[flow/design.v]
module processor
(
	input wire clk_i,
	input wire rst_i,
	input wire stall_i,
	output wire [31:0] addr_o,
	input wire [31:0] data_i,
	output wire [31:0] data_o,
	output wire [3:0] data_w_o,
	output wire [2:0] data_mode_o,
	input wire [7:0] extio_in,
	output wire [7:0] extio_out
);
	wire stall_cpu; wire mwait_cpu; wire irq_cpu; wire irq_ack_cpu; wire exception_cpu; wire data_b_cpu; wire data_h_cpu; wire data_access_cpu;
	wire [31:0] irq_vector_cpu; wire [31:0] inst_addr_cpu; wire [31:0] inst_in_cpu; wire [31:0] data_addr_cpu; wire [31:0] data_in_cpu; wire [31:0] data_out_cpu;
	wire [3:0] data_w_cpu;
	assign data_mode_o = {data_b_cpu,data_h_cpu,data_access_cpu};
	datapath core
	(
		.clock(clk_i),
		.reset(rst_i),
		.stall(stall_cpu),
		.mwait(mwait_cpu),
		.irq_vector(irq_vector_cpu),
		.irq(irq_cpu),
		.irq_ack(irq_ack_cpu),
		.exception(exception_cpu),
		.inst_addr(inst_addr_cpu),
		.inst_in(inst_in_cpu),
		.data_addr(data_addr_cpu),
		.data_in(data_in_cpu),
		.data_out(data_out_cpu),
		.data_w(data_w_cpu),
		.data_b(data_b_cpu),
		.data_h(data_h_cpu),
		.data_access(data_access_cpu)
	);
	interrupt_controller int_control
	(
		.clock(clk_i),
		.reset(rst_i),
		.stall(stall_i),
		.stall_cpu(stall_cpu),
		.mwait_cpu(mwait_cpu),
		.irq_vector_cpu(irq_vector_cpu),
		.irq_cpu(irq_cpu),
		.irq_ack_cpu(irq_ack_cpu),
		.exception_cpu(exception_cpu),
		.inst_addr_cpu(inst_addr_cpu),
		.inst_in_cpu(inst_in_cpu),
		.data_addr_cpu(data_addr_cpu),
		.data_in_cpu(data_in_cpu),
		.data_out_cpu(data_out_cpu),
		.data_w_cpu(data_w_cpu),
		.data_access_cpu(data_access_cpu),
		.addr_mem(addr_o),
		.data_read_mem(data_i),
		.data_write_mem(data_o),
		.data_we_mem(data_w_o),
		.extio_in(extio_in),
		.extio_out(extio_out)
	);
endmodule
module datapath
(
	input wire clock,
	input wire reset,
	input wire stall,
	input wire mwait,
	input wire [31:0] irq_vector,
	input wire irq,
	output wire irq_ack,
	output wire exception,
	output wire [31:0] inst_addr,
	input wire [31:0] inst_in,
	output wire [31:0] data_addr,
	input wire [31:0] data_in,
	output reg [31:0] data_out,
	output reg [3:0] data_w,
	output wire data_b,
	output wire data_h,
	output wire data_access
);
	wire [31:0] inst_in_s; reg [31:0] data_in_s; reg [31:0] pc; reg [31:0] pc_last;
	reg [31:0] pc_last2; wire [31:0] pc_plus4; wire [31:0] pc_next;
	wire [31:0] result; wire [31:0] branch; wire [31:0] ext32b;
	wire [31:0] ext32h; wire [31:0] alu_src1; wire [31:0] alu_src2;
	wire [31:12] ext32;
	wire [6:0] opcode; wire [6:0] funct7;
	wire [2:0] funct3;
	wire [3:0] read_reg1; wire [3:0] read_reg2; wire [3:0] write_reg;
	wire [4:0] rs1; wire [4:0] rs2; wire [4:0] rd;
	wire [31:0] write_data; wire [31:0] read_data1; wire [31:0] read_data2;
	wire [31:0] imm_i; wire [31:0] imm_s; wire [31:0] imm_sb;
	wire [31:0] imm_uj; wire [31:0] branch_src1; wire [31:0] branch_src2;
	wire [31:12] imm_u;
	wire wreg; wire zero; wire less_than; wire branch_taken; wire jump_taken; reg stall_reg;
	wire irq_ack_s; reg irq_ack_s_dly; reg bds; wire data_access_s; reg data_access_s_dly;
	wire reg_write_ctl; wire alu_src1_ctl; wire sig_read_ctl; wire reg_to_mem; wire mem_to_reg; wire except;
	wire [1:0] jump_ctl; wire [1:0] mem_write_ctl; wire [1:0] mem_read_ctl;
	wire [2:0] alu_src2_ctl; wire [2:0] branch_ctl;
	wire [3:0] alu_op_ctl;
	reg [4:0] rs1_r; reg [4:0] rs2_r; reg [4:0] rd_r;
	reg [31:0] imm_i_r; reg [31:0] imm_s_r; reg [31:0] imm_sb_r; reg [31:0] imm_uj_r;
	reg [31:12] imm_u_r;
	reg reg_write_ctl_r; reg alu_src1_ctl_r; reg sig_read_ctl_r; reg reg_to_mem_r; reg mem_to_reg_r;
	reg [1:0] jump_ctl_r; reg [1:0] mem_write_ctl_r; reg [1:0] mem_read_ctl_r;
	reg [2:0] alu_src2_ctl_r; reg [2:0] branch_ctl_r;
	reg [3:0] alu_op_ctl_r;
	always @(posedge clock or posedge reset) begin
		if (reset == 1'b1) begin
			pc <= {32{1'b0}};
			pc_last <= {32{1'b0}};
			pc_last2 <= {32{1'b0}};
		end else begin
			if (stall == 1'b0) begin
				pc <= pc_next;
				pc_last <= pc;
				pc_last2 <= pc_last;
			end
		end
	end
	assign pc_plus4 = pc + 4;
	assign pc_next = (irq == 1'b1 && irq_ack_s == 1'b1) || except == 1'b1 ? 
	irq_vector : branch_taken == 1'b1 || jump_taken == 1'b1 ? 
	branch : data_access_s == 1'b1 ?
	pc_last : pc_plus4;
	assign irq_ack_s = irq == 1'b1 && bds == 1'b0 && branch_taken == 1'b0 && jump_taken == 1'b0 && reg_to_mem_r == 1'b0 && mem_to_reg_r == 1'b0 ? 1'b1 : 1'b0;
	assign irq_ack = irq_ack_s_dly;
	assign exception = except == 1'b1 ? 1'b1 : 1'b0;
	always @(posedge clock or posedge reset) begin
		if (reset == 1'b1) begin
			irq_ack_s_dly <= 1'b0;
			bds <= 1'b0;
			data_access_s_dly <= 1'b0;
			stall_reg <= 1'b0;
		end else begin
			stall_reg <= stall;
			if (stall == 1'b0) begin
				data_access_s_dly <= data_access_s;
				if (mwait == 1'b0) begin
					irq_ack_s_dly <= irq_ack_s;
					if (branch_taken == 1'b1 || jump_taken == 1'b1) begin
						bds <= 1'b1;
					end
					else begin
						bds <= 1'b0;
					end
				end
			end
		end
	end
	assign inst_in_s = data_access_s == 1'b1 || except == 1'b1 || branch_taken == 1'b1 || 
		jump_taken == 1'b1 || bds == 1'b1 || irq_ack_s == 1'b1 ? 32'h00000000 : 
		{inst_in[7:0],inst_in[15:8],inst_in[23:16],inst_in[31:24]};
	assign opcode = inst_in_s[6:0];
	assign funct3 = inst_in_s[14:12];
	assign funct7 = inst_in_s[31:25];
	assign rd = inst_in_s[11:7];
	assign rs1 = inst_in_s[19:15];
	assign rs2 = inst_in_s[24:20];
	assign imm_i = {ext32[31:12],inst_in_s[31:20]};
	assign imm_s = {ext32[31:12],inst_in_s[31:25],inst_in_s[11:7]};
	assign imm_sb = {ext32[31:13],inst_in_s[31],inst_in_s[7],inst_in_s[30:25],inst_in_s[11:8],1'b0};
	assign imm_u = inst_in_s[31:12];
	assign imm_uj = {ext32[31:21],inst_in_s[31],inst_in_s[19:12],inst_in_s[20],inst_in_s[30:21],1'b0};
	assign ext32 = inst_in_s[31] == 1'b1 ? {20{1'b1}} : {20{1'b0}};
	control control_unit
	(
		.opcode(opcode),
		.funct3(funct3),
		.funct7(funct7),
		.reg_write(reg_write_ctl),
		.alu_src1(alu_src1_ctl),
		.alu_src2(alu_src2_ctl),
		.alu_op(alu_op_ctl),
		.jump(jump_ctl),
		.branch(branch_ctl),
		.mem_write(mem_write_ctl),
		.mem_read(mem_read_ctl),
		.sig_read(sig_read_ctl)
	);
	assign reg_to_mem = mem_write_ctl != 2'b00 ? 1'b1 : 1'b0;
	assign mem_to_reg = mem_read_ctl != 2'b00 ? 1'b1 : 1'b0;
	always @(posedge clock or posedge reset) begin
		if (reset == 1'b1) begin
			rd_r <= {5{1'b0}};
			rs1_r <= {5{1'b0}};
			rs2_r <= {5{1'b0}};
			imm_i_r <= {32{1'b0}};
			imm_s_r <= {32{1'b0}};
			imm_sb_r <= {32{1'b0}};
			imm_u_r <= {20{1'b0}};
			imm_uj_r <= {32{1'b0}};
			reg_write_ctl_r <= 1'b0;
			alu_src1_ctl_r <= 1'b0;
			alu_src2_ctl_r <= {3{1'b0}};
			alu_op_ctl_r <= {4{1'b0}};
			jump_ctl_r <= {2{1'b0}};
			branch_ctl_r <= {3{1'b0}};
			mem_write_ctl_r <= {2{1'b0}};
			mem_read_ctl_r <= {2{1'b0}};
			sig_read_ctl_r <= 1'b0;
			reg_to_mem_r <= 1'b0;
			mem_to_reg_r <= 1'b0;
		end else begin
			if (stall == 1'b0 && mwait == 1'b0) begin
				rd_r <= rd;
				rs1_r <= rs1;
				rs2_r <= rs2;
				imm_i_r <= imm_i;
				imm_s_r <= imm_s;
				imm_sb_r <= imm_sb;
				imm_u_r <= imm_u;
				imm_uj_r <= imm_uj;
				reg_write_ctl_r <= reg_write_ctl;
				alu_src1_ctl_r <= alu_src1_ctl;
				alu_src2_ctl_r <= alu_src2_ctl;
				alu_op_ctl_r <= alu_op_ctl;
				jump_ctl_r <= jump_ctl;
				branch_ctl_r <= branch_ctl;
				mem_write_ctl_r <= mem_write_ctl;
				mem_read_ctl_r <= mem_read_ctl;
				sig_read_ctl_r <= sig_read_ctl;
				reg_to_mem_r <= reg_to_mem;
				mem_to_reg_r <= mem_to_reg;
			end
		end
	end
	reg_bank register_bank
	(
		.clock(clock),
		.read_reg1(read_reg1),
		.read_reg2(read_reg2),
		.write_reg(write_reg),
		.wreg(wreg),
		.write_data(write_data),
		.read_data1(read_data1),
		.read_data2(read_data2)
	);
	assign read_reg1 = rs1_r[3:0];
	assign read_reg2 = rs2_r[3:0];
	assign write_reg = rd_r[3:0];
	assign wreg = (reg_write_ctl_r | mem_to_reg_r) &  ~mwait &  ~stall_reg;
	alu alu
	(
		.op1(alu_src1),
		.op2(alu_src2),
		.alu_op(alu_op_ctl_r),
		.result(result),
		.zero(zero),
		.less_than(less_than)
	);
	assign alu_src1 = alu_src1_ctl_r == 1'b0 ? read_data1 : pc_last2;
	assign alu_src2 = alu_src2_ctl_r == 3'b000 ? {imm_u_r,12'h000} : alu_src2_ctl_r == 3'b001 ? 
		imm_i_r : alu_src2_ctl_r == 3'b010 ? imm_s_r : alu_src2_ctl_r == 3'b011 ? 
		pc : alu_src2_ctl_r == 3'b100 ? {24'h000000,3'b000,rs2_r} : read_data2;
	assign branch_src1 = jump_ctl_r == 2'b11 ? read_data1 : pc_last2;
	assign branch_src2 = jump_ctl_r == 2'b10 ? imm_uj_r : jump_ctl_r == 2'b11 ? imm_i_r : imm_sb_r;
	assign branch = branch_src1 + branch_src2;
	assign branch_taken = (zero == 1'b1 && branch_ctl_r == 3'b001) || 
		(zero == 1'b0 && branch_ctl_r == 3'b010) || (less_than == 1'b1 && branch_ctl_r == 3'b011) || 
		(less_than == 1'b0 && branch_ctl_r == 3'b100) || (less_than == 1'b1 && branch_ctl_r == 3'b101) || 
		(less_than == 1'b0 && branch_ctl_r == 3'b110) ? 1'b1 : 1'b0;
	assign except = branch_ctl_r == 3'b111 ? 1'b1 : 1'b0;
	assign jump_taken = jump_ctl_r != 2'b00 ? 1'b1 : 1'b0;
	assign inst_addr = pc;
	assign data_addr = result;
	assign data_b = mem_read_ctl_r == 2'b01 || mem_write_ctl_r == 2'b01 ? 1'b1 : 1'b0;
	assign data_h = mem_read_ctl_r == 2'b10 || mem_write_ctl_r == 2'b10 ? 1'b1 : 1'b0;
	assign data_access_s = reg_to_mem_r == 1'b1 || mem_to_reg_r == 1'b1 ? 1'b1 : 1'b0;
	assign data_access = data_access_s == 1'b1 && data_access_s_dly == 1'b0 ? 1'b1 : 1'b0;
	always @(mem_write_ctl_r, result, read_data2) begin
		case (mem_write_ctl_r)
		2'b11 : begin
			data_out <= {read_data2[7:0],read_data2[15:8],read_data2[23:16],read_data2[31:24]};
			data_w <= 4'b1111;
		end
		2'b01 : begin
			data_out <= {read_data2[7:0],read_data2[7:0],read_data2[7:0],read_data2[7:0]};
			case (result[1:0])
			2'b11 : begin data_w <= 4'b0001; end
			2'b10 : begin data_w <= 4'b0010; end
			2'b01 : begin data_w <= 4'b0100; end
			default : begin data_w <= 4'b1000; end
			endcase
		end
		2'b10 : begin
			data_out <= {read_data2[7:0],read_data2[15:8],read_data2[7:0],read_data2[15:8]};
			case (result[1])
			1'b1 : begin data_w <= 4'b0011; end
			default : begin data_w <= 4'b1100; end
			endcase
			end
		default : begin
			data_out <= {read_data2[7:0],read_data2[15:8],read_data2[23:16],read_data2[31:24]};
			data_w <= 4'b0000;
		end
		endcase
	end
	always @(mem_read_ctl_r, result, data_in) begin
		case (mem_read_ctl_r)
		2'b01 : begin
			case (result[1:0])
			2'b11 : begin data_in_s <= {24'h000000,data_in[7:0]}; end
			2'b10 : begin data_in_s <= {24'h000000,data_in[15:8]}; end
			2'b01 : begin data_in_s <= {24'h000000,data_in[23:16]}; end
			default : begin data_in_s <= {24'h000000,data_in[31:24]}; end
			endcase
		end
		2'b10 : begin
			case (result[1])
			1'b1 : begin data_in_s <= {16'h0000,data_in[7:0],data_in[15:8]}; end
			default : begin data_in_s <= {16'h0000,data_in[23:16],data_in[31:24]}; end
			endcase
		end
		default : begin
			data_in_s <= {data_in[7:0],data_in[15:8],data_in[23:16],data_in[31:24]};
		end
		endcase
	end
	assign ext32b = (data_in_s[7] == 1'b0 || sig_read_ctl_r == 1'b0) ? 
		{24'h000000,data_in_s[7:0]} : {24'hffffff,data_in_s[7:0]};
	assign ext32h = (data_in_s[15] == 1'b0 || sig_read_ctl_r == 1'b0) ? 
		{16'h0000,data_in_s[15:0]} : {16'hffff,data_in_s[15:0]};
	assign write_data = mem_read_ctl_r == 2'b11 ? data_in_s : mem_read_ctl_r == 2'b01 ? 
		ext32b : mem_read_ctl_r == 2'b10 ? ext32h : jump_taken == 1'b1 ? 
		pc_last : result;
endmodule
module control
(
	input wire [6:0] opcode,
	input wire [2:0] funct3,
	input wire [6:0] funct7,
	output reg reg_write,
	output reg alu_src1,
	output reg [2:0] alu_src2,
	output reg [3:0] alu_op,
	output reg [1:0] jump,
	output reg [2:0] branch,
	output reg [1:0] mem_write,
	output reg [1:0] mem_read,
	output reg sig_read
);
	always @(opcode, funct3, funct7) begin
		case (opcode)			 
		7'b0110111 : begin		 
			reg_write <= 1'b1;
			alu_src1 <= 1'b0;
			alu_src2 <= 3'b000;
			alu_op <= 4'b0110;
			jump <= 2'b00;
			branch <= 3'b000;
			mem_write <= 2'b00;
			mem_read <= 2'b00;
			sig_read <= 1'b0;
		end
		7'b0010111 : begin		 
			reg_write <= 1'b1;
			alu_src1 <= 1'b1;
			alu_src2 <= 3'b000;
			alu_op <= 4'b0100;
			jump <= 2'b00;
			branch <= 3'b000;
			mem_write <= 2'b00;
			mem_read <= 2'b00;
			sig_read <= 1'b0;
		end
		7'b1101111 : begin		 
			reg_write <= 1'b1;
			alu_src1 <= 1'b0;
			alu_src2 <= 3'b011;
			alu_op <= 4'b0110;
			jump <= 2'b10;
			branch <= 3'b000;
			mem_write <= 2'b00;
			mem_read <= 2'b00;
			sig_read <= 1'b0;
		end
		7'b1100111 : begin		 
			reg_write <= 1'b1;
			alu_src1 <= 1'b0;
			alu_src2 <= 3'b011;
			alu_op <= 4'b0110;
			jump <= 2'b11;
			branch <= 3'b000;
			mem_write <= 2'b00;
			mem_read <= 2'b00;
			sig_read <= 1'b0;
		end
		7'b1100011 : begin		 
			case (funct3)
			3'b000 : begin		 
				reg_write <= 1'b0;
				alu_src1 <= 1'b0;
				alu_src2 <= 3'b101;
				alu_op <= 4'b0101;
				jump <= 2'b00;
				branch <= 3'b001;
				mem_write <= 2'b00;
				mem_read <= 2'b00;
				sig_read <= 1'b0;
			end
			3'b001 : begin		 
				reg_write <= 1'b0;
				alu_src1 <= 1'b0;
				alu_src2 <= 3'b101;
				alu_op <= 4'b0101;
				jump <= 2'b00;
				branch <= 3'b010;
				mem_write <= 2'b00;
				mem_read <= 2'b00;
				sig_read <= 1'b0;
			end
			3'b100 : begin		 
				reg_write <= 1'b0;
				alu_src1 <= 1'b0;
				alu_src2 <= 3'b101;
				alu_op <= 4'b0111;
				jump <= 2'b00;
				branch <= 3'b011;
				mem_write <= 2'b00;
				mem_read <= 2'b00;
				sig_read <= 1'b0;
			end
			3'b101 : begin		 
				reg_write <= 1'b0;
				alu_src1 <= 1'b0;
				alu_src2 <= 3'b101;
				alu_op <= 4'b0111;
				jump <= 2'b00;
				branch <= 3'b100;
				mem_write <= 2'b00;
				mem_read <= 2'b00;
				sig_read <= 1'b0;
			end
			3'b110 : begin		 
				reg_write <= 1'b0;
				alu_src1 <= 1'b0;
				alu_src2 <= 3'b101;
				alu_op <= 4'b1000;
				jump <= 2'b00;
				branch <= 3'b101;
				mem_write <= 2'b00;
				mem_read <= 2'b00;
				sig_read <= 1'b0;
			end
			3'b111 : begin		 
				reg_write <= 1'b0;
				alu_src1 <= 1'b0;
				alu_src2 <= 3'b101;
				alu_op <= 4'b1000;
				jump <= 2'b00;
				branch <= 3'b110;
				mem_write <= 2'b00;
				mem_read <= 2'b00;
				sig_read <= 1'b0;
			end
			default : begin
				reg_write <= 1'b0;
				alu_src1 <= 1'b0;
				alu_src2 <= 3'b000;
				alu_op <= 4'b0000;
				jump <= 2'b00;
				branch <= 3'b000;
				mem_write <= 2'b00;
				mem_read <= 2'b00;
				sig_read <= 1'b0;
			end
			endcase
		end
		7'b0000011 : begin		 
			case (funct3)
			3'b000 : begin		 
				reg_write <= 1'b1;
				alu_src1 <= 1'b0;
				alu_src2 <= 3'b001;
				alu_op <= 4'b0100;
				jump <= 2'b00;
				branch <= 3'b000;
				mem_write <= 2'b00;
				mem_read <= 2'b01;
				sig_read <= 1'b1;
			end
			3'b001 : begin		 
				reg_write <= 1'b1;
				alu_src1 <= 1'b0;
				alu_src2 <= 3'b001;
				alu_op <= 4'b0100;
				jump <= 2'b00;
				branch <= 3'b000;
				mem_write <= 2'b00;
				mem_read <= 2'b10;
				sig_read <= 1'b1;
			end
			3'b010 : begin		 
				reg_write <= 1'b1;
				alu_src1 <= 1'b0;
				alu_src2 <= 3'b001;
				alu_op <= 4'b0100;
				jump <= 2'b00;
				branch <= 3'b000;
				mem_write <= 2'b00;
				mem_read <= 2'b11;
				sig_read <= 1'b1;
			end
			3'b100 : begin		 
				reg_write <= 1'b1;
				alu_src1 <= 1'b0;
				alu_src2 <= 3'b001;
				alu_op <= 4'b0100;
				jump <= 2'b00;
				branch <= 3'b000;
				mem_write <= 2'b00;
				mem_read <= 2'b01;
				sig_read <= 1'b0;
			end
			3'b101 : begin		 
				reg_write <= 1'b1;
				alu_src1 <= 1'b0;
				alu_src2 <= 3'b001;
				alu_op <= 4'b0100;
				jump <= 2'b00;
				branch <= 3'b000;
				mem_write <= 2'b00;
				mem_read <= 2'b10;
				sig_read <= 1'b0;
			end
			default : begin
				reg_write <= 1'b0;
				alu_src1 <= 1'b0;
				alu_src2 <= 3'b000;
				alu_op <= 4'b0000;
				jump <= 2'b00;
				branch <= 3'b000;
				mem_write <= 2'b00;
				mem_read <= 2'b00;
				sig_read <= 1'b0;
			end
			endcase
		end
		7'b0100011 : begin		 
			case (funct3)
			3'b000 : begin		 
				reg_write <= 1'b0;
				alu_src1 <= 1'b0;
				alu_src2 <= 3'b010;
				alu_op <= 4'b0100;
				jump <= 2'b00;
				branch <= 3'b000;
				mem_write <= 2'b01;
				mem_read <= 2'b00;
				sig_read <= 1'b0;
			end
			3'b001 : begin		 
				reg_write <= 1'b0;
				alu_src1 <= 1'b0;
				alu_src2 <= 3'b010;
				alu_op <= 4'b0100;
				jump <= 2'b00;
				branch <= 3'b000;
				mem_write <= 2'b10;
				mem_read <= 2'b00;
				sig_read <= 1'b0;
			end
			3'b010 : begin		 
				reg_write <= 1'b0;
				alu_src1 <= 1'b0;
				alu_src2 <= 3'b010;
				alu_op <= 4'b0100;
				jump <= 2'b00;
				branch <= 3'b000;
				mem_write <= 2'b11;
				mem_read <= 2'b00;
				sig_read <= 1'b0;
			end
			default : begin
				reg_write <= 1'b0;
				alu_src1 <= 1'b0;
				alu_src2 <= 3'b000;
				alu_op <= 4'b0000;
				jump <= 2'b00;
				branch <= 3'b000;
				mem_write <= 2'b00;
				mem_read <= 2'b00;
				sig_read <= 1'b0;
			end
			endcase
		end
		7'b0010011 : begin		 
			case (funct3)
			3'b000 : begin		 
				reg_write <= 1'b1;
				alu_src1 <= 1'b0;
				alu_src2 <= 3'b001;
				alu_op <= 4'b0100;
				jump <= 2'b00;
				branch <= 3'b000;
				mem_write <= 2'b00;
				mem_read <= 2'b00;
				sig_read <= 1'b0;
			end
			3'b010 : begin		 
				reg_write <= 1'b1;
				alu_src1 <= 1'b0;
				alu_src2 <= 3'b001;
				alu_op <= 4'b0111;
				jump <= 2'b00;
				branch <= 3'b000;
				mem_write <= 2'b00;
				mem_read <= 2'b00;
				sig_read <= 1'b0;
			end
			3'b011 : begin		 
				reg_write <= 1'b1;
				alu_src1 <= 1'b0;
				alu_src2 <= 3'b001;
				alu_op <= 4'b1000;
				jump <= 2'b00;
				branch <= 3'b000;
				mem_write <= 2'b00;
				mem_read <= 2'b00;
				sig_read <= 1'b0;
			end
			3'b100 : begin		 
				reg_write <= 1'b1;
				alu_src1 <= 1'b0;
				alu_src2 <= 3'b001;
				alu_op <= 4'b0010;
				jump <= 2'b00;
				branch <= 3'b000;
				mem_write <= 2'b00;
				mem_read <= 2'b00;
				sig_read <= 1'b0;
			end
			3'b110 : begin		 
				reg_write <= 1'b1;
				alu_src1 <= 1'b0;
				alu_src2 <= 3'b001;
				alu_op <= 4'b0001;
				jump <= 2'b00;
				branch <= 3'b000;
				mem_write <= 2'b00;
				mem_read <= 2'b00;
				sig_read <= 1'b0;
			end
			3'b111 : begin		 
				reg_write <= 1'b1;
				alu_src1 <= 1'b0;
				alu_src2 <= 3'b001;
				alu_op <= 4'b0000;
				jump <= 2'b00;
				branch <= 3'b000;
				mem_write <= 2'b00;
				mem_read <= 2'b00;
				sig_read <= 1'b0;
			end
			3'b001 : begin		 
				reg_write <= 1'b1;
				alu_src1 <= 1'b0;
				alu_src2 <= 3'b100;
				alu_op <= 4'b1001;
				jump <= 2'b00;
				branch <= 3'b000;
				mem_write <= 2'b00;
				mem_read <= 2'b00;
				sig_read <= 1'b0;
			end
			3'b101 : begin
				case (funct7)
				7'b0000000 : begin	 
					reg_write <= 1'b1;
					alu_src1 <= 1'b0;
					alu_src2 <= 3'b100;
					alu_op <= 4'b1010;
					jump <= 2'b00;
					branch <= 3'b000;
					mem_write <= 2'b00;
					mem_read <= 2'b00;
					sig_read <= 1'b0;
				end
				7'b0100000 : begin	 
					reg_write <= 1'b1;
					alu_src1 <= 1'b0;
					alu_src2 <= 3'b100;
					alu_op <= 4'b1100;
					jump <= 2'b00;
					branch <= 3'b000;
					mem_write <= 2'b00;
					mem_read <= 2'b00;
					sig_read <= 1'b0;
				end
				default : begin
					reg_write <= 1'b0;
					alu_src1 <= 1'b0;
					alu_src2 <= 3'b000;
					alu_op <= 4'b0000;
					jump <= 2'b00;
					branch <= 3'b000;
					mem_write <= 2'b00;
					mem_read <= 2'b00;
					sig_read <= 1'b0;
				end
				endcase
			end
			default : begin
				reg_write <= 1'b0;
				alu_src1 <= 1'b0;
				alu_src2 <= 3'b000;
				alu_op <= 4'b0000;
				jump <= 2'b00;
				branch <= 3'b000;
				mem_write <= 2'b00;
				mem_read <= 2'b00;
				sig_read <= 1'b0;
			end
			endcase
		end
		7'b0110011 : begin		 
			case (funct3)
			3'b000 : begin
				case (funct7)
				7'b0000000 : begin
				reg_write <= 1'b1;
				alu_src1 <= 1'b0;
				alu_src2 <= 3'b101;
				alu_op <= 4'b0100;
				jump <= 2'b00;
				branch <= 3'b000;
				mem_write <= 2'b00;
				mem_read <= 2'b00;
				sig_read <= 1'b0;
				end
				7'b0100000 : begin
				reg_write <= 1'b1;
				alu_src1 <= 1'b0;
				alu_src2 <= 3'b101;
				alu_op <= 4'b0101;
				jump <= 2'b00;
				branch <= 3'b000;
				mem_write <= 2'b00;
				mem_read <= 2'b00;
				sig_read <= 1'b0;
				end
				default : begin
				reg_write <= 1'b0;
				alu_src1 <= 1'b0;
				alu_src2 <= 3'b000;
				alu_op <= 4'b0000;
				jump <= 2'b00;
				branch <= 3'b000;
				mem_write <= 2'b00;
				mem_read <= 2'b00;
				sig_read <= 1'b0;
				end
				endcase
			end
			3'b001 : begin			 
				reg_write <= 1'b1;
				alu_src1 <= 1'b0;
				alu_src2 <= 3'b101;
				alu_op <= 4'b1001;
				jump <= 2'b00;
				branch <= 3'b000;
				mem_write <= 2'b00;
				mem_read <= 2'b00;
				sig_read <= 1'b0;
			end
			3'b010 : begin			 
				reg_write <= 1'b1;
				alu_src1 <= 1'b0;
				alu_src2 <= 3'b101;
				alu_op <= 4'b0111;
				jump <= 2'b00;
				branch <= 3'b000;
				mem_write <= 2'b00;
				mem_read <= 2'b00;
				sig_read <= 1'b0;
			end
			3'b011 : begin			 
				reg_write <= 1'b1;
				alu_src1 <= 1'b0;
				alu_src2 <= 3'b101;
				alu_op <= 4'b1000;
				jump <= 2'b00;
				branch <= 3'b000;
				mem_write <= 2'b00;
				mem_read <= 2'b00;
				sig_read <= 1'b0;
			end
			3'b100 : begin			 
				reg_write <= 1'b1;
				alu_src1 <= 1'b0;
				alu_src2 <= 3'b101;
				alu_op <= 4'b0010;
				jump <= 2'b00;
				branch <= 3'b000;
				mem_write <= 2'b00;
				mem_read <= 2'b00;
				sig_read <= 1'b0;
			end
			3'b101 : begin
				case (funct7)		
				7'b0000000 : begin	 
					reg_write <= 1'b1;
					alu_src1 <= 1'b0;
					alu_src2 <= 3'b101;
					alu_op <= 4'b1010;
					jump <= 2'b00;
					branch <= 3'b000;
					mem_write <= 2'b00;
					mem_read <= 2'b00;
					sig_read <= 1'b0;
				end
				7'b0100000 : begin	 
					reg_write <= 1'b1;
					alu_src1 <= 1'b0;
					alu_src2 <= 3'b101;
					alu_op <= 4'b1100;
					jump <= 2'b00;
					branch <= 3'b000;
					mem_write <= 2'b00;
					mem_read <= 2'b00;
					sig_read <= 1'b0;
				end
				default : begin
					reg_write <= 1'b0;
					alu_src1 <= 1'b0;
					alu_src2 <= 3'b000;
					alu_op <= 4'b0000;
					jump <= 2'b00;
					branch <= 3'b000;
					mem_write <= 2'b00;
					mem_read <= 2'b00;
					sig_read <= 1'b0;
				end
				endcase
			end
			3'b110 : begin			 
				reg_write <= 1'b1;
				alu_src1 <= 1'b0;
				alu_src2 <= 3'b101;
				alu_op <= 4'b0001;
				jump <= 2'b00;
				branch <= 3'b000;
				mem_write <= 2'b00;
				mem_read <= 2'b00;
				sig_read <= 1'b0;
			end
			3'b111 : begin			 
				reg_write <= 1'b1;
				alu_src1 <= 1'b0;
				alu_src2 <= 3'b101;
				alu_op <= 4'b0000;
				jump <= 2'b00;
				branch <= 3'b000;
				mem_write <= 2'b00;
				mem_read <= 2'b00;
				sig_read <= 1'b0;
			end
			default : begin
				reg_write <= 1'b0;
				alu_src1 <= 1'b0;
				alu_src2 <= 3'b000;
				alu_op <= 4'b0000;
				jump <= 2'b00;
				branch <= 3'b000;
				mem_write <= 2'b00;
				mem_read <= 2'b00;
				sig_read <= 1'b0;
			end
			endcase
		end
		7'b1110011 : begin		 
			reg_write <= 1'b0;
			alu_src1 <= 1'b0;
			alu_src2 <= 3'b000;
			alu_op <= 4'b0000;
			jump <= 2'b00;
			branch <= 3'b111;
			mem_write <= 2'b00;
			mem_read <= 2'b00;
			sig_read <= 1'b0;
		end
		default : begin
			reg_write <= 1'b0;
			alu_src1 <= 1'b0;
			alu_src2 <= 3'b000;
			alu_op <= 4'b0000;
			jump <= 2'b00;
			branch <= 3'b000;
			mem_write <= 2'b00;
			mem_read <= 2'b00;
			sig_read <= 1'b0;
		end
		endcase
	end
endmodule
module reg_bank
(
	input wire clock,
	input wire [3:0] read_reg1,
	input wire [3:0] read_reg2,
	input wire [3:0] write_reg,
	input wire wreg,
	input wire [31:0] write_data,
	output wire [31:0] read_data1,
	output wire [31:0] read_data2
);
	reg [31:0] registers[0:15];
	always @(posedge clock) begin
		if (write_reg != 4'b0000 && wreg == 1'b1) begin
			registers[write_reg] <= write_data;
		end
	end
	assign read_data1 = read_reg1 != 4'b0000 ? registers[read_reg1] : {32{1'b0}};
	assign read_data2 = read_reg2 != 4'b0000 ? registers[read_reg2] : {32{1'b0}};
endmodule
module alu
(
	input wire [31:0] op1,
	input wire [31:0] op2,
	input wire [3:0] alu_op,
	output wire [31:0] result,
	output wire zero,
	output wire less_than
);
	reg [31:0] r; wire [31:0] shift;
	wire [4:0] shift_op2;
	wire [32:0] addsub;
	wire less; wire lshift; wire logical;
	always @(op1, op2, alu_op, addsub, less, shift_op2, shift) begin
		case (alu_op)
		4'b0000 : begin r <= op1 & op2; end
		4'b0001 : begin r <= op1 | op2; end
		4'b0010 : begin r <= op1 ^ op2; end
		4'b0100, 4'b0101 : begin r <= addsub[31:0]; end
		4'b0110 : begin r <= op2; end
		4'b0111,4'b1000 : begin r <= {28'h0000000,3'b000,less}; end
		default : begin r <= shift; end
		endcase
	end
	assign addsub = alu_op > 4'b0100 ? ({1'b0,op1}) - ({1'b0,op2}) : ({1'b0,op1}) + ({1'b0,op2});
	assign less = op1[31] == op2[31] || alu_op == 4'b1000 ? addsub[32] : op1[31];
	assign less_than = less;
	assign zero =  ~(r[31] | r[30] | r[29] | r[28] | r[27] | r[26] | 
		r[25] | r[24] | r[23] | r[22] | r[21] | r[20] | r[19] | 
		r[18] | r[17] | r[16] | r[15] | r[14] | r[13] | r[12] | 
		r[11] | r[10] | r[9] | r[8] | r[7] | r[6] | r[5] | r[4] | 
		r[3] | r[2] | r[1] | r[0]);
	assign shift_op2 = op2[4:0];
	assign lshift = alu_op[0] == 1'b1 ? 1'b1 : 1'b0;
	assign logical = alu_op[2] == 1'b0 ? 1'b1 : 1'b0;
	bshift barrel_shifter
	(
		.lshift(lshift),
		.logical(logical),
		.shift(shift_op2),
		.in(op1),
		.out(shift)
	);
	assign result = r;
endmodule
module bshift
(
	input wire lshift,
	input wire logical,
	input wire [4:0] shift,
	input wire [31:0] in,
	output wire [31:0] out
);
	wire [31:0] shift1l; wire [31:0] shift2l; wire [31:0] shift4l; wire [31:0] shift8l; wire [31:0] shift16l;
	wire [31:0] shift1r; wire [31:0] shift2r; wire [31:0] shift4r; wire [31:0] shift8r; wire [31:0] shift16r;
	wire [31:16] fill;
	assign fill = logical == 1'b0 ? {16{in[31]}} : 16'h0000;
	assign shift1l = shift[0] == 1'b1 ? {in[30:0],1'b0} : in;
	assign shift2l = shift[1] == 1'b1 ? {shift1l[29:0],2'b00} : shift1l;
	assign shift4l = shift[2] == 1'b1 ? {shift2l[27:0],4'h0} : shift2l;
	assign shift8l = shift[3] == 1'b1 ? {shift4l[23:0],8'h00} : shift4l;
	assign shift16l = shift[4] == 1'b1 ? {shift8l[15:0],16'h0000} : shift8l;
	assign shift1r = shift[0] == 1'b1 ? {fill[31],in[31:1]} : in;
	assign shift2r = shift[1] == 1'b1 ? {fill[31:30],shift1r[31:2]} : shift1r;
	assign shift4r = shift[2] == 1'b1 ? {fill[31:28],shift2r[31:4]} : shift2r;
	assign shift8r = shift[3] == 1'b1 ? {fill[31:24],shift4r[31:8]} : shift4r;
	assign shift16r = shift[4] == 1'b1 ? {fill[31:16],shift8r[31:16]} : shift8r;
	assign out = lshift == 1'b0 ? shift16r : shift16l;
endmodule
module interrupt_controller
(
	input wire clock,
	input wire reset,
	input wire stall,
	output wire stall_cpu,
	output wire mwait_cpu,
	output wire [31:0] irq_vector_cpu,
	output wire irq_cpu,
	input wire irq_ack_cpu,
	input wire exception_cpu,
	input wire [31:0] inst_addr_cpu,
	output wire [31:0] inst_in_cpu,
	input wire [31:0] data_addr_cpu,
	output wire [31:0] data_in_cpu,
	input wire [31:0] data_out_cpu,
	input wire [3:0] data_w_cpu,
	input wire data_access_cpu,
	output wire [31:0] addr_mem,
	input wire [31:0] data_read_mem,
	output wire [31:0] data_write_mem,
	output wire [3:0] data_we_mem,
	input wire [7:0] extio_in,
	output wire [7:0] extio_out
);
	wire [7:0] irq_cause; reg [7:0] irq_mask_reg; reg [7:0] irq_status_reg; reg [7:0] extio_out_reg;
	reg [31:0] periph_data; reg [31:0] irq_vector_reg; reg [31:0] irq_epc_reg; reg [31:0] inst_reg;
	wire interrupt; reg irq; reg data_access_cpu_dly;
	parameter [2:0] irq_idle = 0, irq_int = 1, irq_req = 2, irq_ackn = 3, irq_done = 4;
	reg [2:0] pulse_state;
	reg [2:0] pulse_next_state;
	wire periph_access; reg periph_access_dly; wire periph_access_we;
	wire [3:0] data_we_mem_s;
	always @(posedge clock or posedge reset) begin
		if (reset == 1'b1) begin
			periph_data <= {32{1'b0}};
		end else begin
			if (periph_access == 1'b1) begin
			case (data_addr_cpu[7:4])
			4'b0000 : begin periph_data <= irq_vector_reg; end			 
			4'b0001 : begin periph_data <= {irq_cause[7:0],24'h000000}; end		 
			4'b0010 : begin periph_data <= {irq_mask_reg[7:0],24'h000000}; end	 
			4'b0011 : begin periph_data <= {irq_status_reg,24'h000000}; end		 
			4'b0100 : begin 							 
				periph_data <= {irq_epc_reg[7:0],irq_epc_reg[15:8],irq_epc_reg[23:16],irq_epc_reg[31:24]};
			end
			4'b1000 : begin periph_data <= {extio_in,24'h000000}; end		 
			4'b1001 : begin periph_data <= {extio_out_reg,24'h000000}; end		 
			default : begin periph_data <= data_read_mem; end
			endcase
			end
		end
	end
	assign inst_in_cpu = data_access_cpu == 1'b0 ? data_read_mem : inst_reg;
	assign data_in_cpu = periph_access_dly == 1'b0 ? data_read_mem : periph_data;
	always @(posedge clock or posedge reset) begin
		if (reset == 1'b1) begin
			irq_vector_reg <= {32{1'b0}};
			irq_mask_reg <= {8{1'b0}};
			irq_status_reg <= {8{1'b0}};
			extio_out_reg <= {8{1'b0}};
		end else begin
			if (periph_access == 1'b1 && periph_access_we == 1'b1) begin
				case (data_addr_cpu[7:4])
				4'b0000 : begin				 
					irq_vector_reg <= {data_out_cpu[7:0],data_out_cpu[15:8],data_out_cpu[23:16],data_out_cpu[31:24]};
				end
				4'b0010 : begin				 
					irq_mask_reg <= data_out_cpu[31:24];
				end
				4'b0011 : begin				 
					irq_status_reg <= data_out_cpu[31:24];
				end
				4'b1001 : begin				 
					extio_out_reg <= data_out_cpu[31:24];
				end
				default : begin
				end
				endcase
			end
			if (irq_ack_cpu == 1'b1 || exception_cpu == 1'b1) begin
				irq_status_reg[0] <= 1'b0;		 
			end
		end
	end
	always @(posedge clock or posedge reset) begin
		if (reset == 1'b1) begin
			irq_epc_reg <= 32'h00000000;
		end else begin
			if (((irq == 1'b1 && irq_ack_cpu == 1'b0) || exception_cpu == 1'b1)) begin
				irq_epc_reg <= inst_addr_cpu;
			end
		end
	end
	always @(posedge clock or posedge reset) begin
		if (reset == 1'b1) begin
			pulse_state <= irq_idle;
			pulse_next_state <= irq_idle;
			irq <= 1'b0;
		end else begin
			if (stall == 1'b0) begin
				pulse_state <= pulse_next_state;
				case (pulse_state)
				irq_idle : begin
					if (interrupt == 1'b1 && irq_status_reg[0] == 1'b1) begin
						pulse_next_state <= irq_int;
					end
				end
				irq_int : begin
					irq <= 1'b1;
					pulse_next_state <= irq_req;
				end
				irq_req : begin
					if (irq_ack_cpu == 1'b1) begin
						irq <= 1'b0;
						pulse_next_state <= irq_ackn;
					end
				end
				irq_ackn : begin
					pulse_next_state <= irq_done;
				end
				irq_done : begin
					if (irq_status_reg[0] == 1'b1) begin
						pulse_next_state <= irq_idle;
					end
				end
				default : begin
					pulse_next_state <= irq_idle;
				end
				endcase
			end
		end
	end
	always @(posedge clock or posedge reset) begin
		if (reset == 1'b1) begin
			periph_access_dly <= 1'b0;
			data_access_cpu_dly <= 1'b0;
			inst_reg <= {32{1'b0}};
		end else begin
			if (stall == 1'b0) begin
				periph_access_dly <= periph_access;
				data_access_cpu_dly <= data_access_cpu;
				if ((data_access_cpu == 1'b0)) begin
					inst_reg <= data_read_mem;
				end
			end
		end
	end
	assign periph_access = data_addr_cpu[31:27] == 5'b11110 && data_access_cpu == 1'b1 ? 1'b1 : 1'b0;
	assign periph_access_we = periph_access <= 1'b1 && data_w_cpu != 4'b0000 ? 1'b1 : 1'b0;
	assign addr_mem = data_access_cpu == 1'b1 ? data_addr_cpu : inst_addr_cpu;
	assign data_write_mem = data_out_cpu;
	assign data_we_mem_s = data_access_cpu == 1'b1 && periph_access == 1'b0 ? data_w_cpu : 4'b0000;
	assign data_we_mem = data_we_mem_s;
	assign mwait_cpu = data_access_cpu == 1'b1 && data_access_cpu_dly == 1'b0 ? 1'b1 : 1'b0;
	assign stall_cpu = stall;
	assign interrupt = (irq_cause & irq_mask_reg) == 16'h0000 ? 1'b0 : 1'b1;
	assign irq_cause = extio_in;
	assign irq_cpu = irq;
	assign irq_vector_cpu = irq_vector_reg;
	assign extio_out = extio_out_reg;
endmodule
[flow/run.sh]
#!/bin/bash
# the make line also repeats each setting of config.mk as NAME=value (left out here)
make -C /OpenROAD-flow-scripts/flow DESIGN_CONFIG=/design/flow/config.mk WORK_HOME=/design/flow/orfs CLKGATE_MAP_FILE= finish
[flow/config.mk]
export PLATFORM = sky130hd
export DESIGN_NAME = processor
export DESIGN_NICKNAME = processor
export VERILOG_FILES = /design/flow/design.v
export SDC_FILE = /design/flow/constraint.sdc
export NUM_CORES = 4
export LEC_CHECK = 0
export CAP_MARGIN = 20
export CORE_MARGIN = 2
export CORE_UTILIZATION = 72
export CTS_CLUSTER_DIAMETER = 28
export CTS_CLUSTER_SIZE = 35
export GPL_ROUTABILITY_DRIVEN = 1
export MAX_ROUTING_LAYER = met5
export MIN_ROUTING_LAYER = met1
export PLACE_DENSITY_LB_ADDON = 0.29
export SLEW_MARGIN = 20
export TNS_END_PERCENT = 10
[flow/constraint.sdc]
create_clock -name core_clock -period 15.6 [get_ports {clk_i}]
set_input_delay 3.1200 -clock core_clock [delete_from_list [all_inputs] [get_ports {clk_i}]]
set_output_delay 3.1200 -clock core_clock [all_outputs]
set_load 0.01 [all_outputs]
==> results of run 1 <==
==> layer usage <==
metal / overflow / GRT usage [%]
met5: 16 / 67.17
met4: 173 / 84.81
met3: 61 / 83.74
met2: 164 / 96.42
met1: 56 / 89.21
==> per-stage QoR <==
stage	hold slack, ns	total power, W	instances
floorplan	0.4316	0.004179	4814
global placement	0.4475	0.005209	5674
detailed placement	0.4537	0.005321	5674
CTS	0.4800	0.009248	5980
==> results.json, run 1 <==
{
  "dp_hpwl_mm": 167.9,
  "status": "did not finish",
  "numPortBuffers": 121,
  "ys_async_sr_fraction_pct": 38.01,
  "cts-resized-gates": 0,
  "root_buffer": "clkbuf_16",
  "stop_stage": "global routing",
  "compound_area_share_pct": 18.12,
  "syn_area_um2": 53550,
  "synth-simple-area-share_pct": 9.442,
  "synth_cell_types": 107,
  "die_w_um": 276.7,
  "cts_max_path_buffers": 3,
  "postSynthSeqShare_pct": 43.39,
  "synth-adder-area-share_pct": 3.089,
  "grt_overflow": 470,
  "io_pins": 122,
  "ys_warn_count": 5,
  "synth_xor_xnor_area_share_pct": 1.652,
  "dpl_cell_area_um2": 55910,
  "core.rowCount": 100,
  "yosys-mux-area-fraction_pct": 20.17,
  "postCtsSetupRepairBufs": 0,
  "synth_flops": 826,
  "ys_chip_area_um2": 53550,
  "core_um2": 74070,
  "fp.dieArea_um2": 76570,
  "firstError": "[ERROR GRT-0232] Routing congestion too high. Check the congestion heatmap in the GUI.",
  "topCombFamilyByArea": "multiplexers",
  "cts.sinks": 826,
  "cts-hold-fix-buffers": 0,
  "gp_congestion": 1.169,
  "synth-main-ff-cell": "edfxtp_1",
  "top_cells_by_area": "edfxtp_1, dfrtp_1, mux4_2, mux2_2, mux2i_1",
  "cts_buffers": 163,
  "syn_inst": 4783,
  "synth.most_common_cell": "edfxtp_1",
  "dieHeight_um": 276.7,
  "cts_max_level": 4,
  "yosysTopAreaCell": "edfxtp_1",
  "avgSynthCellArea_um2": 11.20,
  "yosys_cells": 4783,
  "core_util_floorplan_pct": 72.30,
  "synthTopCellsByCount": "edfxtp_1, nand2_1, dfrtp_1",
  "grt_usage_pct": 88.83,
  "synth-edff-count": 512,
  "place_ws_ns": 2.588,
  "netlist.area_leader.share_pct": 28.71
}
==> run 2: changes to the inputs <==
Settings changed: CORE_MARGIN 2 to 4, CORE_UTILIZATION 72 to 42, CTS_CLUSTER_DIAMETER 28 to unset, CTS_CLUSTER_SIZE 35 to 64, GPL_ROUTABILITY_DRIVEN 1 to unset, GPL_TIMING_DRIVEN set to 1, MAX_ROUTING_LAYER met5 to unset, MIN_ROUTING_LAYER met1 to unset, PLACE_DENSITY set to 0.92, PLACE_DENSITY_LB_ADDON 0.29 to unset, TNS_END_PERCENT 10 to 30.
Clock period 15.6 ns to 10.6 ns, I/O delays scaled along.
==> run 2 against run 1 <==
  * Now fails the layout checks on setup timing
  * Synthesized cell count is the same
  * Area after synthesis unchanged
  * Die size is 74% higher
==> results.json, run 2 <==
{
  "status": "finished with violations",
  "violatedChecks": "setup timing",
  "netlist.area_leader.share_pct": 28.71,
  "critPathCaptureType": "primary output",
  "path_delay_family": "AND-OR/OR-AND gates",
  "tool_warnings": 68,
  "hold_slack_ns": 0.4938,
  "cp.depth": 30,
  "drtIter0Drc": 9672,
  "power-top-group": "combinational cells",
  "hold_depth": 2,
  "p_sw_w": 0.004575,
  "worstPathRequired_ns": 8.48,
  "core_util_floorplan_pct": 42.48,
  "power_leakage_nw": 23.07,
  "swShare_pct": 39.56,
  "crit_path_start": "core.imm_u_r[22]",
  "worstHoldStart": "core.bds",
  "drc": 0,
  "synth_cell_types": 107,
  "fin_cells": 6696,
  "setup_tns_ns": -0.1280,
  "dieHeight_um": 365.1,
  "period_used_pct": 101.2,
  "min_to": "core.bds",
  "finalPower_w": 0.01157,
  "drt-pass1-iter-count": 12,
  "cts.sinks": 826,
  "top_cells_by_area": "edfxtp_1, dfrtp_1, mux4_2, mux2_2, mux2i_1",
  "routed_wl_mm": 257.5,
  "topCombFamilyByArea": "multiplexers",
  "skew_ns": 0.04396,
  "tightest_slew_ns": 1.388,
  "rr_startpoint": "core.imm_u_r[22]",
  "arrival_ns": 8.61,
  "clock.fmax_ghz": 0.09321,
  "viasPerCell": 7.395,
  "p_int_w": 0.006990,
  "combPwrFrac_pct": 37.5,
  "numPortBuffers": 121,
  "io_pins": 122,
  "ys_warn_count": 5,
  "powerClk_w": 0.00319,
  "gp_congestion": 1.104,
  "fin_nets": 5133,
  "cts_buffers": 87,
  "syn_inst": 4783,
  "path_max_fanout": 13,
  "place_ws_ns": 0.1596,
  "clk_latency_ns": 0.71,
  "peakVddDrop_mv": 0.1760,
  "crit_end": "data_w_o[0]",
  "clock_power_share_pct": 27.6,
  "cts_max_level": 3,
  "reg2reg_to": "core.register_bank.registers[1][13]",
  "grt_usage_pct": 37.37,
  "hold_violations": 0,
  "synthTopCellsByCount": "edfxtp_1, nand2_1, dfrtp_1",
  "area_growth_pct": 14.23,
  "cts_max_path_buffers": 3,
  "ys_chip_area_um2": 53550,
  "powerComb_w": 0.00433,
  "synth_xor_xnor_area_share_pct": 1.652,
  "postSynthSeqShare_pct": 43.39,
  "cap_violations": 0,
  "fin_crit_ns": 10.73,
  "worstHoldPathType": "reg2reg",
  "root_buffer": "clkbuf_16",
  "grt_pass1_wl_mm": 355.9,
  "synth.most_common_cell": "edfxtp_1",
  "rsz0062_at_grt": "true",
  "clk_pin_slew_ns": 0.07,
  "routedWlPerCell_um": 38.46,
  "synth-adder-area-share_pct": 3.089,
  "crit_buf_inv": 8,
  "postLayoutSetupSlackWorst_ns": -0.1280,
  "p_per_area_nw_per_um2": 189.1,
  "setup_viol_count_final": 1,
  "r2r_cells": 34,
  "cpPeakStageDelay_ns": 0.54,
  "core_um2": 126100,
  "grt_max_degree": 177,
  "core.rowCount": 130,
  "ys_async_sr_fraction_pct": 38.01,
  "grt_overflow": 0,
  "cts_tree": "done",
  "yosys-mux-area-fraction_pct": 20.17,
  "compound_area_share_pct": 18.12,
  "synth_flops": 826,
  "worstSetupStartpointType": "register",
  "avgSynthCellArea_um2": 11.20,
  "die_w_um": 365.1,
  "critPathKind": "reg2out",
  "dp_hpwl_mm": 182.7,
  "synth-edff-count": 512,
  "drv_slew": 0,
  "synth-simple-area-share_pct": 9.442,
  "synth-main-ff-cell": "edfxtp_1",
  "pg_seq_w": 0.00404,
  "power_frac_seq_pct": 34.9,
  "antenna_found_initial": 27,
  "yosysTopAreaCell": "edfxtp_1",
  "rrSetupSlack_ns": 1.02,
  "cpMaxStageDelayCell": "clkdlybuf4s50_1",
  "max_slew_margin_pct": 6.456,
  "cp_common_cell": "buf_4",
  "place_inst": 6501,
  "drtAntennaViolNets": 0,
  "vias": 49514,
  "grt_pass1_vias": 46691,
  "yosys_cells": 4783,
  "syn_area_um2": 53550,
  "fp.dieArea_um2": 133300
}
run 2: cell type report:
class,count,area [um^2]
Clock buffer,108,2326
Multi-Input combinational cell,3475,28600
Fill cell,10836,64890
Antenna cell,15,37.54
Tap cell,1650,2064
Timing Repair Buffer,450,3837
Sequential cell,826,23260
Inverter,119,454.2
Clock inverter,53,591.8
run 2: per-stage QoR:
stage / cell area, um^2 / utilization [%]
after floorplan: 53670 / -
after global placement: 57810 / 45.86
after detailed placement: 57830 / 45.88
after CTS: 60960 / 48.36
after global routing: 61130 / 48.50
final: 61170 / 48.53
run 2: repair_timing:
| item | in CTS | in global routing |
|---|---|---|
| pin swaps | 2 | 4 |
| resized | 6 | 18 |
| setup endpoints to repair | 6 | 10 |
| buffers inserted | 12 | 7 |
| hold buffers | 0 | 0 |
| endpoints found under the hold margin | 0 | 0 |
| gates cloned | 0 | 0 |
run 2: routing by layer:
layer	GRT usage, %	part of all wire [%]
met1	46.55	33
met4	25.13	9.1
met5	0.3268	0.084
met2	53.04	41
met3	15.45	17
==> run 3: changes to the inputs <==
Settings changed: CAP_MARGIN 20 to 0, CORE_MARGIN 4 to 2, CORE_UTILIZATION 42 to 72, CTS_CLUSTER_DIAMETER set to 363, CTS_CLUSTER_SIZE 64 to 32, GPL_TIMING_DRIVEN 1 to unset, PLACE_DENSITY 0.92 to 0.37, SETUP_SLACK_MARGIN set to 0.75, TNS_END_PERCENT 30 to unset.
Clock period 10.6 ns to 4.41 ns, I/O delays scaled along.
==> run 3 against run 2 <==
  * Die size down 43%
  * Synthesized cell count unchanged
  * Area after synthesis did not move
  * The run now fails in global routing
==> results.json, run 3 <==
{
  "yosys-mux-area-fraction_pct": 20.17,
  "cts_buffers": 29,
  "syn_inst": 4783,
  "synth_cell_types": 107,
  "synth-main-ff-cell": "edfxtp_1",
  "grt_usage_pct": 95.39,
  "synth-adder-area-share_pct": 3.089,
  "ys_warn_count": 5,
  "place_inst": 6632,
  "die_w_um": 276.7,
  "synth-edff-count": 512,
  "synth.most_common_cell": "edfxtp_1",
  "grt_overflow": 1560,
  "top_cells_by_area": "edfxtp_1, dfrtp_1, mux4_2, mux2_2, mux2i_1",
  "yosys_cells": 4783,
  "stop_stage": "global routing",
  "ys_async_sr_fraction_pct": 38.01,
  "cts-hold-fix-buffers": 0,
  "root_buffer": "clkbuf_16",
  "gp_congestion": 1.225,
  "cts_max_path_buffers": 3,
  "dp_hpwl_mm": 194.1,
  "synth-simple-area-share_pct": 9.442,
  "topCombFamilyByArea": "multiplexers",
  "core_util_floorplan_pct": 72.30,
  "synth_flops": 826,
  "dieHeight_um": 276.7,
  "synth_xor_xnor_area_share_pct": 1.652,
  "compound_area_share_pct": 18.12,
  "place_ws_ns": -4.162,
  "postSynthSeqShare_pct": 43.39,
  "core.rowCount": 100,
  "status": "did not finish",
  "cts_max_level": 1,
  "fp.dieArea_um2": 76570,
  "ys_chip_area_um2": 53550,
  "firstError": "[ERROR GRT-0116] Global routing finished with congestion. Check the congestion regions in the DRC Viewer.",
  "io_pins": 122,
  "numPortBuffers": 121,
  "synthTopCellsByCount": "edfxtp_1, nand2_1, dfrtp_1",
  "avgSynthCellArea_um2": 11.20,
  "yosysTopAreaCell": "edfxtp_1",
  "cts.sinks": 826,
  "netlist.area_leader.share_pct": 28.71,
  "core_um2": 74070,
  "syn_area_um2": 53550
}
[run 3: routing by layer]
metal,track usage (%),overflow
met1,94.30,176
met3,90.70,209
met5,77.11,36
met4,95.54,430
met2,102.0,709
[run 3: repair_timing]
action	CTS
pin swaps	94
cloned	8
buffers inserted	58
endpoints found under the setup margin	756
gates resized	333
[run 3: stage by stage]
stage | util, % | area [um^2]
floorplan | - | 54290
global placement | 86.86 | 64340
detailed placement | 86.86 | 64340
CTS | 90.50 | 67040
==> run 4: changes to the inputs <==
Settings changed: CAP_MARGIN 0 to 20, CORE_UTILIZATION 72 to 66, CTS_CLUSTER_DIAMETER 363 to 67, CTS_CLUSTER_SIZE 32 to unset, GPL_ROUTABILITY_DRIVEN set to 1, MAX_ROUTING_LAYER set to met4, MIN_ROUTING_LAYER set to met1, PLACE_DENSITY 0.37 to 0.62, SETUP_SLACK_MARGIN 0.75 to 1.72, TNS_END_PERCENT set to 10.
Clock period 4.41 ns to 8.64 ns, I/O delays scaled along.
==> run 4 against run 3 <==
  * The run again fails in global routing
  * Synthesized cell count unchanged
  * Area after synthesis unchanged
  * Die size grew 9.0%
==> results.json, run 4 <==
{
  "synth-simple-area-share_pct": 9.442,
  "dp_hpwl_mm": 178.0,
  "core_um2": 80420,
  "synth_cell_types": 107,
  "avgSynthCellArea_um2": 11.20,
  "stop_stage": "global routing",
  "cts_max_path_buffers": 3,
  "yosys-mux-area-fraction_pct": 20.17,
  "postSynthSeqShare_pct": 43.39,
  "synth_xor_xnor_area_share_pct": 1.652,
  "synth-edff-count": 512,
  "fp.dieArea_um2": 83430,
  "synthTopCellsByCount": "edfxtp_1, nand2_1, dfrtp_1",
  "firstError": "[ERROR GRT-0232] Routing congestion too high. Check the congestion heatmap in the GUI.",
  "synth_flops": 826,
  "place_inst": 6220,
  "cts-hold-fix-buffers": 0,
  "synth.most_common_cell": "edfxtp_1",
  "compound_area_share_pct": 18.12,
  "die_w_um": 288.8,
  "synth-main-ff-cell": "edfxtp_1",
  "dieHeight_um": 288.8,
  "grt_usage_pct": 87.76,
  "core_util_floorplan_pct": 66.59,
  "synth-adder-area-share_pct": 3.089,
  "yosys_cells": 4783,
  "netlist.area_leader.share_pct": 28.71,
  "cts_max_level": 3,
  "core.rowCount": 104,
  "root_buffer": "clkbuf_16",
  "dpl_cell_area_um2": 59790,
  "top_cells_by_area": "edfxtp_1, dfrtp_1, mux4_2, mux2_2, mux2i_1",
  "topCombFamilyByArea": "multiplexers",
  "gp_congestion": 1.205,
  "cts.sinks": 826,
  "ys_warn_count": 5,
  "status": "did not finish",
  "ys_chip_area_um2": 53550,
  "io_pins": 122,
  "numPortBuffers": 121,
  "grt_overflow": 440,
  "syn_area_um2": 53550,
  "ys_async_sr_fraction_pct": 38.01,
  "yosysTopAreaCell": "edfxtp_1",
  "cts_buffers": 85,
  "syn_inst": 4783
}
[run 4: what timing repair did]
item / in CTS
gates resized: 365
pin swaps: 93
endpoints found under the setup margin: 724
gates cloned: 9
buffers inserted: 93
endpoints found under the hold margin: 0
[run 4: metrics by stage]
| stage | power (W) | TNS [ns] | hold WS (ns) | setup slack (ns) |
|---|---|---|---|---|
| 2_1_floorplan | 0.007546 | -1.670 | 0.4316 | -0.3941 |
| 3_3_place_gp | 0.01001 | -3.483 | 0.4622 | -0.7193 |
| 3_5_place_dp | 0.01018 | -4.667 | 0.4692 | -0.8682 |
| 4_1_cts | 0.01449 | -1.249 | 0.4324 | -0.2665 |
[run 4: routing by layer]
layer	overflow	track usage [%]
met1	60	88.55
met2	173	95.43
met5	-	-
met4	144	83.07
met3	63	79.37
==> run 5: changes to the inputs <==
Settings changed: CORE_UTILIZATION 66 to 72, CTS_CLUSTER_DIAMETER 67 to 28, CTS_CLUSTER_SIZE set to 32, GPL_ROUTABILITY_DRIVEN 1 to unset, MAX_ROUTING_LAYER met4 to unset, MIN_ROUTING_LAYER met1 to unset, PLACE_DENSITY 0.62 to 0.42, SETUP_SLACK_MARGIN 1.72 to 1.3, TNS_END_PERCENT 10 to 5.
Clock period 8.64 ns to 4.41 ns, I/O delays scaled along.
==> run 5 against run 4 <==
  * The run fails in detailed placement
  * Die size down 8.2%
  * Area after synthesis unchanged
  * Synthesized cell count unchanged
==> results.json, run 5 <==
{
  "yosys-mux-area-fraction_pct": 20.17,
  "gp_congestion": 1.240,
  "compound_area_share_pct": 18.12,
  "io_pins": 122,
  "topCombFamilyByArea": "multiplexers",
  "syn_area_um2": 53550,
  "firstError": "[ERROR DPL-0033] detailed placement checks failed during check placement.",
  "numPortBuffers": 121,
  "postSynthSeqShare_pct": 43.39,
  "ys_async_sr_fraction_pct": 38.01,
  "status": "did not finish",
  "netlist.area_leader.share_pct": 28.71,
  "dieHeight_um": 276.7,
  "syn_inst": 4783,
  "synth-edff-count": 512,
  "synthTopCellsByCount": "edfxtp_1, nand2_1, dfrtp_1",
  "die_w_um": 276.7,
  "yosysTopAreaCell": "edfxtp_1",
  "core_um2": 74070,
  "top_cells_by_area": "edfxtp_1, dfrtp_1, mux4_2, mux2_2, mux2i_1",
  "yosys_cells": 4783,
  "synth-main-ff-cell": "edfxtp_1",
  "stop_stage": "detailed placement",
  "avgSynthCellArea_um2": 11.20,
  "synth-simple-area-share_pct": 9.442,
  "synth_xor_xnor_area_share_pct": 1.652,
  "synth_flops": 826,
  "synth.most_common_cell": "edfxtp_1",
  "synth-adder-area-share_pct": 3.089,
  "fp.dieArea_um2": 76570,
  "ys_chip_area_um2": 53550,
  "synth_cell_types": 107,
  "core.rowCount": 100,
  "ys_warn_count": 5,
  "core_util_floorplan_pct": 72.30
}
==> run 5: metrics by stage <==
stage / power (W) / hold slack (ns) / area [um^2] / std cells
floorplan: 0.01487 / 0.4316 / 54040 / 4814
global placement: 0.02075 / 0.4519 / 64290 / 6624
==> run 6: changes to the inputs <==
Settings changed: CAP_MARGIN 20 to 25, CELL_PAD_IN_SITES_GLOBAL_PLACEMENT set to 3, CORE_UTILIZATION 72 to 40, CTS_CLUSTER_DIAMETER 28 to unset, CTS_CLUSTER_SIZE 32 to unset, MAX_ROUTING_LAYER set to met4, MIN_ROUTING_LAYER set to met2, PLACE_DENSITY 0.42 to unset, SETUP_SLACK_MARGIN 1.3 to unset, SLEW_MARGIN 20 to 5, TNS_END_PERCENT 5 to unset.
Clock period 4.41 ns to 12.0 ns, I/O delays scaled along.
==> run 6 against run 5 <==
  * The run fails in global routing
  * Area after synthesis is the same
  * Die size grew 79%
  * Synthesized cell count is the same
==> results.json, run 6 <==
{
  "numPortBuffers": 121,
  "ys_warn_count": 5,
  "place_inst": 6588,
  "synth-main-ff-cell": "edfxtp_1",
  "core_um2": 133100,
  "compound_area_share_pct": 18.12,
  "core.rowCount": 134,
  "top_cells_by_area": "edfxtp_1, dfrtp_1, mux4_2, mux2_2, mux2i_1",
  "synth-edff-count": 512,
  "netlist.area_leader.share_pct": 28.71,
  "fp.dieArea_um2": 136800,
  "synth-simple-area-share_pct": 9.442,
  "yosys_cells": 4783,
  "topCombFamilyByArea": "multiplexers",
  "synth-adder-area-share_pct": 3.089,
  "synth.most_common_cell": "edfxtp_1",
  "postSynthSeqShare_pct": 43.39,
  "stop_stage": "global routing",
  "avgSynthCellArea_um2": 11.20,
  "synth_xor_xnor_area_share_pct": 1.652,
  "grt_usage_pct": 68.23,
  "dp_hpwl_mm": 199.4,
  "syn_area_um2": 53550,
  "synthTopCellsByCount": "edfxtp_1, nand2_1, dfrtp_1",
  "cts_max_level": 3,
  "io_pins": 122,
  "cts.sinks": 826,
  "gp_congestion": 1.154,
  "core_util_floorplan_pct": 40.23,
  "cts_buffers": 95,
  "cts_max_path_buffers": 3,
  "status": "did not finish",
  "syn_inst": 4783,
  "ys_async_sr_fraction_pct": 38.01,
  "dieHeight_um": 369.9,
  "firstError": "[ERROR GRT-0116] Global routing finished with congestion. Check the congestion regions in the DRC Viewer.",
  "yosys-mux-area-fraction_pct": 20.17,
  "grt_overflow": 212,
  "ys_chip_area_um2": 53550,
  "synth_flops": 826,
  "die_w_um": 369.9,
  "yosysTopAreaCell": "edfxtp_1",
  "root_buffer": "clkbuf_16",
  "synth_cell_types": 107
}
run 6: metal layers:
metal	GRT usage (%)	overflow
met1	-	-
met2	75.27	2
met3	81.51	208
met4	30.99	2
met5	-	-
run 6: timing repair:
action | 4_1_cts
endpoints found under the hold margin | 0
buffers inserted | 1
pin swaps | 0
gates resized | 1
setup endpoints to repair | 4
hold buffers | 0
run 6: per-stage QoR:
step                      instance area (um^2)  hold WS, ns  worst slack, ns  total power [W]
after floorplan                          53670       0.4316           0.9155         0.005433
after global placement                   57740       0.4581           0.4209         0.007304
after detailed placement                 57800       0.4488           0.4001         0.007299
after CTS                                61050       0.4575          0.03069          0.01031
==> run 7: changes to the inputs <==
Settings changed: CAP_MARGIN 25 to 20, CELL_PAD_IN_SITES_DETAIL_PLACEMENT set to 2, CELL_PAD_IN_SITES_GLOBAL_PLACEMENT 3 to unset, CORE_UTILIZATION 40 to 20, MAX_ROUTING_LAYER met4 to unset, MIN_ROUTING_LAYER met2 to unset, PLACE_DENSITY_LB_ADDON set to 0.18, SLEW_MARGIN 5 to 15, TNS_END_PERCENT set to 35.
Clock period 12.0 ns to 8.79 ns, I/O delays scaled along.
==> run 7 against run 6 <==
  * Now fails the layout checks on setup timing
  * Area after synthesis unchanged
  * Die size increased by 99%
  * Synthesized cell count stayed put
==> results.json, run 7 <==
{
  "status": "finished with violations",
  "violatedChecks": "setup timing",
  "hold_slack_ns": 0.4777,
  "worstPathRequired_ns": 7.03,
  "p_sw_w": 0.006037,
  "clk_latency_ns": 0.78,
  "grt_pass1_vias": 51109,
  "synth-main-ff-cell": "edfxtp_1",
  "p_int_w": 0.009550,
  "clock.fmax_ghz": 0.1061,
  "syn_inst": 4783,
  "pg_seq_w": 0.00481,
  "viasPerCell": 5.378,
  "yosys_cells": 4783,
  "area_growth_pct": 30.54,
  "fp.dieArea_um2": 271900,
  "synth.most_common_cell": "edfxtp_1",
  "fin_crit_ns": 9.421,
  "ys_warn_count": 5,
  "postLayoutSetupSlackWorst_ns": -0.6314,
  "min_to": "int_control.irq_status_reg[0]",
  "routedWlPerCell_um": 34.45,
  "synth_cell_types": 107,
  "cts-hold-fix-buffers": 0,
  "io_pins": 122,
  "worstHoldStart": "core.irq_ack_s_dly",
  "yosysTopAreaCell": "edfxtp_1",
  "cts_tree": "done",
  "setup_viol_count_final": 13,
  "die_w_um": 521.4,
  "cpPeakStageDelay_ns": 0.50,
  "antenna_found_initial": 25,
  "netlist.area_leader.share_pct": 28.71,
  "cts_max_path_buffers": 3,
  "crit_end": "data_w_o[1]",
  "path_delay_family": "AND-OR/OR-AND gates",
  "core_um2": 265800,
  "drtIter0Drc": 5580,
  "tool_warnings": 65,
  "cp.depth": 32,
  "p_per_area_nw_per_um2": 223.0,
  "critPathKind": "reg2out",
  "worstSetupStartpointType": "register",
  "topCombFamilyByArea": "multiplexers",
  "crit_path_start": "core.imm_u_r[22]",
  "arrival_ns": 7.66,
  "gp_congestion": 0.9855,
  "crit_buf_inv": 9,
  "comb_area_um2": 29370,
  "drv_slew": 0,
  "reg2reg_to": "core.pc[5]",
  "path_max_fanout": 5,
  "clock_power_share_pct": 28.9,
  "drt-pass1-iter-count": 7,
  "rsz0062_at_grt": "true",
  "hold_depth": 1,
  "peakVddDrop_mv": 0.1587,
  "synth-edff-count": 512,
  "powerComb_w": 0.00627,
  "postSynthSeqShare_pct": 43.39,
  "compound_area_share_pct": 18.12,
  "clk_pin_slew_ns": 0.06,
  "worstHoldPathType": "reg2reg",
  "grt_pass1_wl_mm": 432.1,
  "synth_flops": 826,
  "rr_startpoint": "core.imm_u_r[22]",
  "synth-simple-area-share_pct": 9.442,
  "cp_common_cell": "buf_4",
  "ys_async_sr_fraction_pct": 38.01,
  "routed_wl_mm": 314.3,
  "cts.sinks": 826,
  "filler_cell_count": 29019,
  "r2r_cells": 36,
  "drc": 0,
  "power_leakage_nw": 26.52,
  "seqCellArea_um2": 23260,
  "core.rowCount": 189,
  "cpMaxStageDelayCell": "a2111o_1",
  "hold_violations": 0,
  "avgSynthCellArea_um2": 11.20,
  "grt_usage_pct": 22.53,
  "skew_ns": 0.05960,
  "vias": 49064,
  "grt_overflow": 0,
  "top_cells_by_area": "edfxtp_1, dfrtp_1, mux4_2, mux2_2, mux2i_1",
  "yosys-mux-area-fraction_pct": 20.17,
  "root_buffer": "clkbuf_16",
  "period_used_pct": 107.2,
  "cap_violations": 0,
  "syn_area_um2": 53550,
  "tightest_slew_ns": 1.353,
  "cts_buffers": 101,
  "dp_hpwl_mm": 235.0,
  "numPortBuffers": 121,
  "critPathCaptureType": "primary output",
  "fin_nets": 5673,
  "power_frac_seq_pct": 30.8,
  "dieHeight_um": 521.4,
  "synth_xor_xnor_area_share_pct": 1.652,
  "powerClk_w": 0.00451,
  "cts_max_level": 3,
  "grt_max_degree": 117,
  "synth-adder-area-share_pct": 3.089,
  "combPwrFrac_pct": 40.3,
  "rrSetupSlack_ns": 0.19,
  "synthTopCellsByCount": "edfxtp_1, nand2_1, dfrtp_1",
  "swShare_pct": 38.73,
  "fin_util_pct": 26.30,
  "power-top-group": "combinational cells",
  "ys_chip_area_um2": 53550,
  "drtAntennaViolNets": 0,
  "core_util_floorplan_pct": 20.15,
  "max_slew_margin_pct": 9.448
}
[run 7: cell type report]
| cell class | instances | area share (%) |
|---|---|---|
| Antenna cell | 4 | 0.01432 |
| Clock buffer | 126 | 3.909 |
| Clock inverter | 64 | 1.079 |
| Inverter | 119 | 0.6497 |
| Multi-Input combinational cell | 3476 | 42.02 |
| Sequential cell | 826 | 33.28 |
| Tap cell | 3533 | 6.324 |
| Timing Repair Buffer | 975 | 12.73 |
[run 7: repair_timing]
| action | CTS | global route |
|---|---|---|
| pin swaps | 54 | 47 |
| setup endpoints to repair | 576 | 447 |
| setup buffers | 51 | 26 |
| gates resized | 190 | 119 |
| cloned | 3 | 2 |
[run 7: layer usage]
metal | share of wire (%) | up-vias | GRT usage (%)
met4 | 5.8 | 2 | 11.59
met3 | 5.5 | 515 | 2.316
li1 | - | 20148 | -
met5 | 0.0045 | - | 0
met1 | 43 | 26447 | 30.38
met2 | 46 | 1952 | 35.72
[run 7: metrics by stage]
step                      setup slack [ns]  area (um^2)  setup TNS, ns  cells  power, W
after floorplan                    -0.2741        53670         -1.070   4814  0.007417
after global placement              -1.228        64550        -165.06   8854   0.01060
after detailed placement            -1.208        64550        -181.95   8854   0.01071
after CTS                          -0.6183        69160         -4.569   9094   0.01547
after global routing               -0.8267        69890         -6.677   9119   0.01606
final                              -0.6314        69900         -3.938   9123   0.01559
Power is estimated from default activity; no workload was simulated.
